run 1:
==> flow/design.v <==
module control_unit(
    input wire [7:0] instr,          
    input wire [2:0] state,          
    input wire zf,                   
    input wire reset,                
    output reg [2:0] next_state,     
    output reg pc_we,                
    output reg pc_sel,               
    output reg pc_jmp_sel,           
    output reg [3:0] pc_offset,      
    output reg addr_sel,             
    output reg [3:0] addr_offset,    
    output reg mem_sel,              
    output reg mem_we,               
    output reg [2:0] alu_opcode,     
    output reg alu_sel_a,            
    output reg alu_sel_b,            
    output reg alu_we,               
    output reg zf_we,                
    output reg ir_we,                
    output reg a_sel,                
    output reg a_we,                 
    output reg b_sel,                
    output reg b_we,                 
    output reg halt                  
);
    localparam ADD    = 3'b000;
    localparam AND    = 3'b001;
    localparam NOT    = 3'b010;
    localparam LOAD   = 3'b011;
    localparam STORE  = 3'b100;
    localparam JUMP   = 3'b101;
    localparam JUMPz  = 3'b110;
    localparam HALT   = 3'b111;
    localparam FETCH      = 3'b000; 
    localparam DECODE     = 3'b001;
    localparam EXECUTE    = 3'b010;
    localparam MEMORY     = 3'b011;
    localparam WRITEBACK  = 3'b100;
    localparam HALT_STATE = 3'b101;
    localparam IDLE       = 3'b110;
    always @(*) begin
        pc_we = 0;               
        pc_sel = 0;              
        pc_jmp_sel = 0;          
        pc_offset = 4'b0000;     
        addr_sel = 0;            
        addr_offset = 4'b0000;   
        mem_sel = 0;             
        mem_we = 0;              
        alu_opcode = 3'b000;     
        alu_sel_a = 0;           
        alu_sel_b = 0;           
        alu_we = 0;              
        zf_we = 0;               
        ir_we = 0;               
        a_sel = 0;               
        a_we = 0;                
        b_sel = 0;               
        b_we = 0;                
        halt = 0;                
        next_state = FETCH;      
        if (reset) begin
            next_state = FETCH;      
        end
        else begin
            case (state)
                FETCH: begin                     
                    next_state = DECODE;         
                    pc_we = 1;                   
                    ir_we = 1;                   
                end
                DECODE: begin    
                    case (instr[7:5])       
                        ADD, AND, NOT, JUMP, JUMPz: begin
                            next_state = EXECUTE;       
                        end
                        LOAD, STORE: begin
                            next_state = MEMORY;
                        end
                        HALT: begin
                            next_state = HALT_STATE;
                        end
                    endcase
                end
                EXECUTE: begin                           
                    case (instr[7:5])
                        ADD, AND: begin
                            alu_opcode = instr[7:5];     
                            alu_sel_a = instr[3];        
                            alu_sel_b = instr[2];        
                            alu_we = 1;                  
                            zf_we = 1;                   
                            next_state = WRITEBACK;
                        end
                        NOT: begin
                            alu_opcode = instr[7:5];     
                            alu_sel_a = instr[3];        
                            alu_we = 1;                  
                            zf_we = 1;                   
                            next_state = WRITEBACK;
                        end
                        JUMP: begin
                            pc_jmp_sel = instr[4];       
                            pc_offset = instr[3:0];      
                            pc_sel = 1;                  
                            pc_we = 1;                   
                            next_state = IDLE;
                        end
                        JUMPz: begin
                            if (zf == 1) begin
                                pc_jmp_sel = instr[4];   
                                pc_offset = instr[3:0];  
                                pc_sel = 1;              
                                pc_we = 1;               
                            end
                            next_state = IDLE;
                        end
                    endcase
                end
                MEMORY: begin                                    
                    case (instr[7:5])
                        LOAD: begin
                            addr_offset = instr[3:0];    
                            addr_sel = 1;                
                            next_state = WRITEBACK;
                        end
                        STORE: begin
                            addr_offset = instr[3:0];    
                            addr_sel = 1;                
                            mem_sel = instr[4];          
                            mem_we = 1;                  
                            next_state = IDLE;
                        end
                    endcase
                end
                WRITEBACK: begin                         
                    case (instr[7:5])
                        ADD, AND, NOT: begin
                            if (instr[4] == 0) begin
                                a_sel = 1;               
                                a_we = 1;                
                            end else begin
                                b_sel = 1;               
                                b_we = 1;                
                            end
                            next_state = FETCH;
                        end
                        LOAD: begin
                            if (instr[4] == 0) begin
                                a_we = 1;            
                            end else begin
                                b_we = 1;            
                            end
                            next_state = FETCH;
                        end
                    endcase
                end 
                HALT_STATE: begin
                    halt = 1;
                    next_state = HALT_STATE;
                end
                IDLE: begin
                    next_state = FETCH;
                end
            endcase
        end
    end
endmodule
module alu(
    input wire [2:0] opcode,         
    input wire [7:0] a,              
    input wire [7:0] b,              
    output reg [7:0] y,              
    output reg zf                    
);
    localparam ADD = 3'b000;         
    localparam AND = 3'b001;         
    localparam NOT = 3'b010;         
always @(*) begin
    zf = 0;
    case (opcode)
        ADD: begin             
            y = a + b;
        end
        AND: begin              
            y = a & b;
        end
        NOT: begin              
            y = ~a;
        end
        default: begin               
            y = 8'b00000000;
        end
    endcase
    if (y == 8'b00000000) begin
        zf = 1;
    end
end
endmodule
module register #(
    parameter WIDTH = 8
)(
    input wire clk,                  
    input wire rst,                  
    input wire we,                   
    input wire [WIDTH-1:0] d,        
    output reg [WIDTH-1:0] q         
);
    always @(posedge clk) begin      
        if (rst) begin
            q <= {WIDTH{1'b0}};      
        end else if (we) begin
            q <= d;                  
        end
    end
endmodule
module mux_2to1 (
    input wire [7:0] in0,    
    input wire [7:0] in1,    
    input wire sel,          
    output wire [7:0] out    
);
    assign out = sel ? in1 : in0;
endmodule
module adder(
    input wire [7:0] a,
    input wire [7:0] b,
    output wire [7:0] sum
);
    assign sum = a + b;
endmodule
module zext(
    input wire [3:0] in,
    output wire [7:0] out
);
assign out = {4'b0000, in};
endmodule
module cpu_8b(
    input wire clk,
    input wire rst,
    output wire halt,
    output wire mem_we,
    output wire [7:0] mem_addr,
    output wire [7:0] mem_wdata,
    input wire [7:0] mem_rdata
);
    wire [7:0] mem_d_i;
    wire [7:0] mem_d_o;
    assign mem_wdata = mem_d_i;
    assign mem_d_o = mem_rdata;
    wire [2:0] alu_opcode;
    wire [7:0] alu_a;
    wire [7:0] alu_b;
    wire a_we;
    wire [7:0] a_reg_i;
    wire [7:0] a_reg_o;
    wire b_we;
    wire [7:0] b_reg_i;
    wire [7:0] b_reg_o;
    wire alu_we;
    wire [7:0] alu_res_next;
    wire [7:0] alu_res;
    wire zf_we;
    wire zf_next;
    wire zf;
    wire ir_we;
    wire [7:0] instr;
    wire [2:0] next_state;
    wire [2:0] state;
    wire pc_we;
    wire [7:0] pc_next;
    wire [7:0] pc;
    wire alu_sel_a;
    wire alu_sel_b;
    wire a_sel;
    wire b_sel;
    wire mem_sel;
    wire [7:0] offset_addr;
    wire addr_sel;
    wire [7:0] addr_offset_zext;
    wire [3:0] addr_offset;
    wire [3:0] pc_offset;
    wire [7:0] pc_offset_zext;
    wire [7:0] inc_pc;
    wire [7:0] new_pc;
    wire pc_sel;
    wire [7:0] jmp_reg_val;
    wire pc_jmp_sel;
    control_unit cpu_control(
        .instr(instr),
        .state(state),
        .zf(zf),
        .reset(rst),
        .next_state(next_state),
        .pc_we(pc_we),
        .pc_sel(pc_sel),
        .pc_jmp_sel(pc_jmp_sel),
        .pc_offset(pc_offset),
        .addr_sel(addr_sel),
        .addr_offset(addr_offset),
        .mem_sel(mem_sel),
        .mem_we(mem_we),
        .alu_opcode(alu_opcode),
        .alu_sel_a(alu_sel_a),
        .alu_sel_b(alu_sel_b),
        .alu_we(alu_we),
        .zf_we(zf_we),
        .ir_we(ir_we),
        .a_sel(a_sel),
        .a_we(a_we),
        .b_sel(b_sel),
        .b_we(b_we),
        .halt(halt)
    );
    alu alu_unit(
        .opcode(alu_opcode),
        .a(alu_a),
        .b(alu_b),
        .y(alu_res_next),
        .zf(zf_next)
    );
    register #(.WIDTH(8)) a_register(
        .clk(clk),
        .rst(rst),
        .we(a_we),
        .d(a_reg_i),
        .q(a_reg_o)
    );
    register #(.WIDTH(8)) b_register(
        .clk(clk),
        .rst(rst),
        .we(b_we),
        .d(b_reg_i),
        .q(b_reg_o)
    );
    register #(.WIDTH(8)) alu_register(
        .clk(clk),
        .rst(rst),
        .we(alu_we),
        .d(alu_res_next),
        .q(alu_res)
    );
    register #(.WIDTH(1)) zf_register(
        .clk(clk),
        .rst(rst),
        .we(zf_we),
        .d(zf_next),
        .q(zf)
    );
    register #(.WIDTH(8)) instruction_register(
        .clk(clk),
        .rst(rst),
        .we(ir_we),
        .d(mem_d_o),
        .q(instr)
    );
    register #(.WIDTH(3)) state_register(
        .clk(clk),
        .rst(rst),
        .we(1'b1),
        .d(next_state),
        .q(state)
    );
    register #(.WIDTH(8)) program_counter(
        .clk(clk),
        .rst(rst),
        .we(pc_we),
        .d(pc_next),
        .q(pc)
    );
    mux_2to1 alu_a_mux(
        .in0(a_reg_o),
        .in1(b_reg_o),
        .sel(alu_sel_a),
        .out(alu_a)
    );
    mux_2to1 alu_b_mux(
        .in0(a_reg_o),
        .in1(b_reg_o),
        .sel(alu_sel_b),
        .out(alu_b)
    );
    mux_2to1 a_register_mux(
        .in0(mem_d_o),
        .in1(alu_res),
        .sel(a_sel),
        .out(a_reg_i)
    );
    mux_2to1 b_register_mux(
        .in0(mem_d_o),
        .in1(alu_res),
        .sel(b_sel),
        .out(b_reg_i)
    );
    mux_2to1 mem_data_mux(
        .in0(a_reg_o),
        .in1(b_reg_o),
        .sel(mem_sel),
        .out(mem_d_i)
    );
    mux_2to1 mem_addr_mux(
        .in0(pc),
        .in1(offset_addr),
        .sel(addr_sel),
        .out(mem_addr)
    );
    adder addr_adder(
        .a(addr_offset_zext),
        .b(pc),
        .sum(offset_addr)
    );
    zext addr_zext(
        .in(addr_offset),
        .out(addr_offset_zext)
    );
    zext pc_zext(
        .in(pc_offset),
        .out(pc_offset_zext)
    );
    mux_2to1 pc_mux(
        .in0(inc_pc),
        .in1(new_pc),
        .sel(pc_sel),
        .out(pc_next)
    );
    adder inc_pc_adder(
        .a(pc),
        .b(8'b00000001),
        .sum(inc_pc)
    );
    adder new_pc_adder(
        .a(pc_offset_zext),
        .b(jmp_reg_val),
        .sum(new_pc)
    );
    mux_2to1 jump_mux(
        .in0(a_reg_o),
        .in1(b_reg_o),
        .sel(pc_jmp_sel),
        .out(jmp_reg_val)
    );
endmodule
==> flow/config.mk <==
export PLATFORM = sky130hd
export DESIGN_NAME = cpu_8b
export DESIGN_NICKNAME = cpu_8b
export VERILOG_FILES = /design/flow/design.v
export SDC_FILE = /design/flow/constraint.sdc
export NUM_CORES = 4
export LEC_CHECK = 0
export ABC_AREA = 0
export CAP_MARGIN = 20
export CORE_ASPECT_RATIO = 1.07
export CORE_MARGIN = 2
export CORE_UTILIZATION = 60
export CTS_CLUSTER_DIAMETER = 108
export CTS_CLUSTER_SIZE = 98
export GPL_ROUTABILITY_DRIVEN = 1
export GPL_TIMING_DRIVEN = 1
export MAX_ROUTING_LAYER = met4
export PLACE_DENSITY_LB_ADDON = 0.15
export SLEW_MARGIN = 35
export TNS_END_PERCENT = 30
==> flow/constraint.sdc <==
create_clock -name core_clock -period 5.66 [get_ports {clk}]
set_input_delay 1.1320 -clock core_clock [delete_from_list [all_inputs] [get_ports {clk}]]
set_output_delay 1.1320 -clock core_clock [all_outputs]
set_load 0.01 [all_outputs]
run.sh (not shown) runs the stock make flow with config.mk's settings and CLKGATE_MAP_FILE=.
What run 2 does differently from run 1 at the input level:
# run 1
export LEC_CHECK = 0
export ABC_AREA = 0
export CAP_MARGIN = 20
export CORE_ASPECT_RATIO = 1.07
export CORE_MARGIN = 2
export CORE_UTILIZATION = 60
export CTS_CLUSTER_DIAMETER = 108
export CTS_CLUSTER_SIZE = 98
export GPL_ROUTABILITY_DRIVEN = 1
export GPL_TIMING_DRIVEN = 1
export MAX_ROUTING_LAYER = met4
export PLACE_DENSITY_LB_ADDON = 0.15
export SLEW_MARGIN = 35
export TNS_END_PERCENT = 30
create_clock -name core_clock -period 5.66 [get_ports {clk}]
# run 2
export LEC_CHECK = 0
export ABC_AREA = 1
export CAP_MARGIN = 20
export CORE_ASPECT_RATIO = 1.07
export CORE_MARGIN = 2
export CORE_UTILIZATION = 72
export CTS_CLUSTER_DIAMETER = 108
export CTS_CLUSTER_SIZE = 80
export GPL_ROUTABILITY_DRIVEN = 1
export GPL_TIMING_DRIVEN = 1
export MAX_ROUTING_LAYER = met4
export PLACE_DENSITY_LB_ADDON = 0.28
export SLEW_MARGIN = 35
create_clock -name core_clock -period 3.22 [get_ports {clk}]
==> comparison <==
Compared to run 1, run 2 has post-CTS setup-driven buffer insertion count 7 higher.
Die extent in x for run 2: about 8% down relative to run 1
Run 2: it failed during global routing, and the tool reported GRT-0232.
Run 2 vs. run 1: overall die height went down about 8%, number of flops mapped to enable cells by yosys barely changed, total cell area reported by yosys after synthesis rose by 0.31%.
Going from run 1 to run 2, per-instance average area after synthesis shrinks by 19%.
Final weighted congestion in routability-driven placement delta for run 2 relative to run 1: 0.64% lower
Number of nets in the synthesized netlist went up by more than 10% going from run 1 to run 2.
Comparing run 1 and run 2, synthesized netlist cell count is higher on run 2.
The core region area of run 2 was superior to that of run 1.
Compare run 1 and run 2 | simple-gate share of the synthesized area lower: run 1
> inputs changed (run 2 -> run 3)
# run 2
export LEC_CHECK = 0
export ABC_AREA = 1
export CAP_MARGIN = 20
export CORE_ASPECT_RATIO = 1.07
export CORE_MARGIN = 2
export CORE_UTILIZATION = 72
export CTS_CLUSTER_DIAMETER = 108
export CTS_CLUSTER_SIZE = 80
export GPL_ROUTABILITY_DRIVEN = 1
export GPL_TIMING_DRIVEN = 1
export MAX_ROUTING_LAYER = met4
export PLACE_DENSITY_LB_ADDON = 0.28
export SLEW_MARGIN = 35
create_clock -name core_clock -period 3.22 [get_ports {clk}]
# run 3
export LEC_CHECK = 0
export ABC_AREA = 1
export CAP_MARGIN = 20
export CORE_ASPECT_RATIO = 1.07
export CORE_MARGIN = 2
export CORE_UTILIZATION = 60
export CTS_CLUSTER_DIAMETER = 108
export CTS_CLUSTER_SIZE = 98
export GPL_ROUTABILITY_DRIVEN = 1
export GPL_TIMING_DRIVEN = 1
export MAX_ROUTING_LAYER = met4
export PLACE_DENSITY = 0.35
export SETUP_SLACK_MARGIN = 0.85
export SLEW_MARGIN = 35
export TNS_END_PERCENT = 30
create_clock -name core_clock -period 5.66 [get_ports {clk}]
Results
- Per the final summary, run 3 finished and its layout is clean on timing, DRC and antenna.
- Reported for run 3 and run 2, number of buffers between clock root and the deepest sink turned out identical to the last digit.
- Comparing run 2 against run 3, there is no change at all in area fraction in mux cells.
- Re net count of the mapped netlist: no difference whatsoever between run 3 and run 2.
- Compared with run 2, in run 3 area of the synthesized netlist per yosys stat was more or less identical, count of buffers from port buffering was more or less identical.
- Taking run 2 as 1.0, run 3 lands at 0.914 on cell area after placement.
The inputs of run 4 differ from those of run 3 as listed below.
# run 3
export LEC_CHECK = 0
export ABC_AREA = 1
export CAP_MARGIN = 20
export CORE_ASPECT_RATIO = 1.07
export CORE_MARGIN = 2
export CORE_UTILIZATION = 60
export CTS_CLUSTER_DIAMETER = 108
export CTS_CLUSTER_SIZE = 98
export GPL_ROUTABILITY_DRIVEN = 1
export GPL_TIMING_DRIVEN = 1
export MAX_ROUTING_LAYER = met4
export PLACE_DENSITY = 0.35
export SETUP_SLACK_MARGIN = 0.85
export SLEW_MARGIN = 35
export TNS_END_PERCENT = 30
create_clock -name core_clock -period 5.66 [get_ports {clk}]
# run 4
export LEC_CHECK = 0
export ABC_AREA = 1
export CAP_MARGIN = 20
export CORE_ASPECT_RATIO = 1.07
export CORE_MARGIN = 2
export CORE_UTILIZATION = 71
export CTS_CLUSTER_DIAMETER = 108
export CTS_CLUSTER_SIZE = 14
export GPL_ROUTABILITY_DRIVEN = 1
export GPL_TIMING_DRIVEN = 1
export HOLD_SLACK_MARGIN = 0.29
export MAX_ROUTING_LAYER = met4
export PLACE_DENSITY_LB_ADDON = 0.28
export SLEW_MARGIN = 35
create_clock -name core_clock -period 3.22 [get_ports {clk}]
[summary]
No crash in run 4: every stage finished, but the layout fails its final checks due to setup timing. Diff run 3 -> run 4 | total power | up by more than half. Diff run 3 -> run 4 | first-pass detailed-route iteration total | increase of 5. Run 4 vs. run 3: met1 wire length went up by 11%. Run comparison: run 4 highest-power group combinational cells; run 3 highest-power group sequential cells.
Edits applied to the flow inputs when going from run 4 to run 5:
# run 4
export LEC_CHECK = 0
export ABC_AREA = 1
export CAP_MARGIN = 20
export CORE_ASPECT_RATIO = 1.07
export CORE_MARGIN = 2
export CORE_UTILIZATION = 71
export CTS_CLUSTER_DIAMETER = 108
export CTS_CLUSTER_SIZE = 14
export GPL_ROUTABILITY_DRIVEN = 1
export GPL_TIMING_DRIVEN = 1
export HOLD_SLACK_MARGIN = 0.29
export MAX_ROUTING_LAYER = met4
export PLACE_DENSITY_LB_ADDON = 0.28
export SLEW_MARGIN = 35
create_clock -name core_clock -period 3.22 [get_ports {clk}]
# run 5
export LEC_CHECK = 0
export ABC_AREA = 1
export CAP_MARGIN = 20
export CORE_ASPECT_RATIO = 1.07
export CORE_MARGIN = 2
export CORE_UTILIZATION = 72
export CTS_CLUSTER_DIAMETER = 360
export CTS_CLUSTER_SIZE = 37
export GPL_ROUTABILITY_DRIVEN = 1
export GPL_TIMING_DRIVEN = 1
export MAX_ROUTING_LAYER = met4
export PLACE_DENSITY_LB_ADDON = 0.15
export SLEW_MARGIN = 35
create_clock -name core_clock -period 3.21 [get_ports {clk}]
==> results <==
Run 5: placed wire-length estimate after detailed placement higher than run 4
global routing: run 5 exited with error
Per the comparison of run 5 with run 4, number of flops mapped to enable cells by yosys shows no meaningful change; overall die area shows a reduction of 1.3%; number of cells in the yosys synthesis report shows no meaningful change; horizontal die size shows a reduction of about 0.66%.
Taking run 4 as the reference, in run 5 overall die height went down; worst slack at placement dropped 0.056 ns.
Power is estimated from default activity; no workload was simulated.
